== v18 ==
Design Datapath, start of the top module:
module Datapath(
    input clk,
    input rst,
    input [15:0] gpio_in,
    output [15:0] gpio_out,
    output [15:0] imem_addr,
    input  [15:0] imem_rdata,
    output        dmem_en,
    output        dmem_we,
    output [15:0] dmem_addr,
    output [15:0] dmem_wdata,
    input  [15:0] dmem_rdata
);
    wire [15:0] instruction;
    wire [3:0] opcode;
    wire [3:0] rs1, rs2, rd;
    wire [15:0] imm;
    wire [15:0] A, B;
    wire [15:0] alu_result;
    wire [15:0] mem_data;
    wire [15:0] pc_out;
    wire mem_read, mem_write, reg_write, pc_write, branch_eq, branch_ne, imm_load;
    wire [3:0] alu_op;
    PC pc_inst (
        .clk(clk),
        .rst(rst),
        .load(pc_write),
        .data(alu_result),    
        .count(pc_out)
    );
    assign imem_addr = pc_out;
    assign instruction = imem_rdata;
    assign opcode = instruction[15:12];
    assign rs1 = instruction[11:8];
    assign rs2 = instruction[7:4];
    assign rd = instruction[3:0];
    assign imm = instruction[7:0];  
    ControlUnit cu (
        .opcode(opcode),
        .mem_read(mem_read),
        .mem_write(mem_write),
        .reg_write(reg_write),
        .alu_op(alu_op),
        .pc_write(pc_write),
  ...
Size in the first run: ~3,900 cells after synthesis, ~270 flip-flops, roughly 120 I/O pins.
export LEC_CHECK = 0
export ABC_AREA = 1
export CAP_MARGIN = 20
export CELL_PAD_IN_SITES_GLOBAL_PLACEMENT = 1
export CORE_MARGIN = 3
export CORE_UTILIZATION = 44
export GPL_ROUTABILITY_DRIVEN = 1
export MIN_ROUTING_LAYER = met1
export SETUP_SLACK_MARGIN = 5.0
export SLEW_MARGIN = 30
create_clock -name core_clock -period 26.5 [get_ports {clk}]
run.sh (not shown) runs the stock make flow with config.mk's settings and CLKGATE_MAP_FILE=.
v18 -> stages 100% | layout checks FAIL | negative setup slack
Inputs modified between v18 and v24:
Settings: a deleted GPL_ROUTABILITY_DRIVEN that had been 1; a deleted CELL_PAD_IN_SITES_GLOBAL_PLACEMENT that had been 1; a deleted MIN_ROUTING_LAYER that had been met1; a change of CORE_UTILIZATION from 44 to 65; a deleted ABC_AREA that had been 1; a change of SLEW_MARGIN from 30 to 20; a deleted SETUP_SLACK_MARGIN that had been 5.0; a change of CORE_MARGIN from 3 to 2; an added MAX_ROUTING_LAYER of met4; a change of the clock period (ns, I/O delays scaled along) from 26.5 to 36.6.
Notes after the runs:
v24 -> stages 100% | layout checks FAIL | negative setup slack
NOTE: yosys stat cell total in v24 falls short of that of v18
A beginning of the critical path of imem_rdata[7] is what v18 shows, while imem_rdata[6] belongs to v24.
Logic depth of the worst path, buffers included in v24 is 86 below v18.
rf.registers[7][0]$_DFFE_PP0P_ as the destination of the critical timing path was reported by v24, and rf.registers[15][0]$_DFFE_PP0P_ by v18.
Relative to v18, required time of the critical path increased by 10.10 ns in v24.
Max post-synthesis instance total across v24 and v18: v18
Comparing v24 and v18, post-layout period usage of the worst path is higher on v18.
As of v24, wire length after detailed routing had fallen slightly compared to v18.
Modified inputs, v15 compared to v24
Settings: swapping 65 for 58 in CORE_UTILIZATION; putting ABC_AREA at 1 where nothing was set; putting CTS_CLUSTER_DIAMETER at 250 where nothing was set; swapping 36.6 for 24.2 in the clock period (ns, I/O delays scaled along).
Notes after the runs:
The runs compared here, v24 and v15, all ended either early or with open violations.
v15 never completed, since it errored out during global routing (5_1_grt).
| v24 | all stages done | FAIL | negative setup slack |
Relative to v24, the number of unique standard cell types used by synthesis measured on v15 has decreased by more than a quarter.
Relative to v24, portion of netlist area occupied by mux cells increased by 1.5 points in v15.
Cmp v15 vs v24: area fraction in full adders, half adders and majority gates higher in v15
Diff v24 -> v15 | post-synthesis instance total | increase of 12%
Lower cell area after technology mapping among v15 and v24: v15

========
## exp/sierra
Datapath again, from the RTL that the note above started with.
clock: 60.7 ns
lec_check: 0
abc_area: 1
cap_margin: 15
core_margin: 2
core_utilization: 40
cts_cluster_diameter: 65
cts_cluster_size: 74
gpl_timing_driven: 1
min_routing_layer: met2
place_density_lb_addon: 0.24
slew_margin: 20
tns_end_percent: 40
What exp/juniper does differently from exp/sierra at the input level:
# exp/sierra
export LEC_CHECK = 0
export ABC_AREA = 1
export CAP_MARGIN = 15
export CORE_MARGIN = 2
export CORE_UTILIZATION = 40
export CTS_CLUSTER_DIAMETER = 65
export CTS_CLUSTER_SIZE = 74
export GPL_TIMING_DRIVEN = 1
export MIN_ROUTING_LAYER = met2
export PLACE_DENSITY_LB_ADDON = 0.24
export SLEW_MARGIN = 20
export TNS_END_PERCENT = 40
create_clock -name core_clock -period 60.7 [get_ports {clk}]
# exp/juniper
export LEC_CHECK = 0
export CAP_MARGIN = 20
export CORE_MARGIN = 2
export CORE_UTILIZATION = 65
export MAX_ROUTING_LAYER = met4
export SLEW_MARGIN = 20
create_clock -name core_clock -period 32.5 [get_ports {clk}]
## What came out
Of exp/sierra and exp/juniper, the run reporting the lower area after synthesis was exp/sierra. exp/juniper: it failed with a tool error in 5_1_grt, so there are no final results. Cell row count, exp/juniper vs exp/sierra: down by more than 10%. Compared with exp/sierra, in exp/juniper die area fell by 36%; global placement routability congestion saw an increase. exp/sierra → exp/juniper: buffer count from post-CTS setup fixing +113, count of unique library cells instantiated by Yosys went up 55, mux contribution to synthesized area lost 1.5 points.
Input changes introduced in exp/raven (baseline for comparison: exp/juniper):
# exp/juniper
export LEC_CHECK = 0
export CAP_MARGIN = 20
export CORE_MARGIN = 2
export CORE_UTILIZATION = 65
export MAX_ROUTING_LAYER = met4
export SLEW_MARGIN = 20
create_clock -name core_clock -period 32.5 [get_ports {clk}]
# exp/raven
export LEC_CHECK = 0
export ABC_AREA = 1
export CAP_MARGIN = 20
export CORE_MARGIN = 2
export CORE_UTILIZATION = 71
export CTS_CLUSTER_DIAMETER = 224
export CTS_CLUSTER_SIZE = 74
export MAX_ROUTING_LAYER = met4
export SLEW_MARGIN = 20
create_clock -name core_clock -period 32.0 [get_ports {clk}]
--- outcome ---
- Status(exp/raven) = ERROR, stage = 5_1_grt
- Cell area reported after detailed placement in exp/raven is 400 sq um below exp/juniper.
- Compared with exp/juniper, in exp/raven cell resize tally after clock tree synthesis now larger, worst setup slack after placement now smaller.
- When exp/raven is measured against exp/juniper, its net count after synthesis turns out 415 higher.
- exp/raven vs exp/juniper, synthesized cell count went up by 12%.
- Lower area of the chip was reported by exp/raven, not exp/juniper.
- exp/raven vs exp/juniper: width of the die down
- Yosys stat chip area was higher in the run labelled exp/juniper.
- Number of buffer cells added on primary ports: exp/juniper vs exp/raven identical
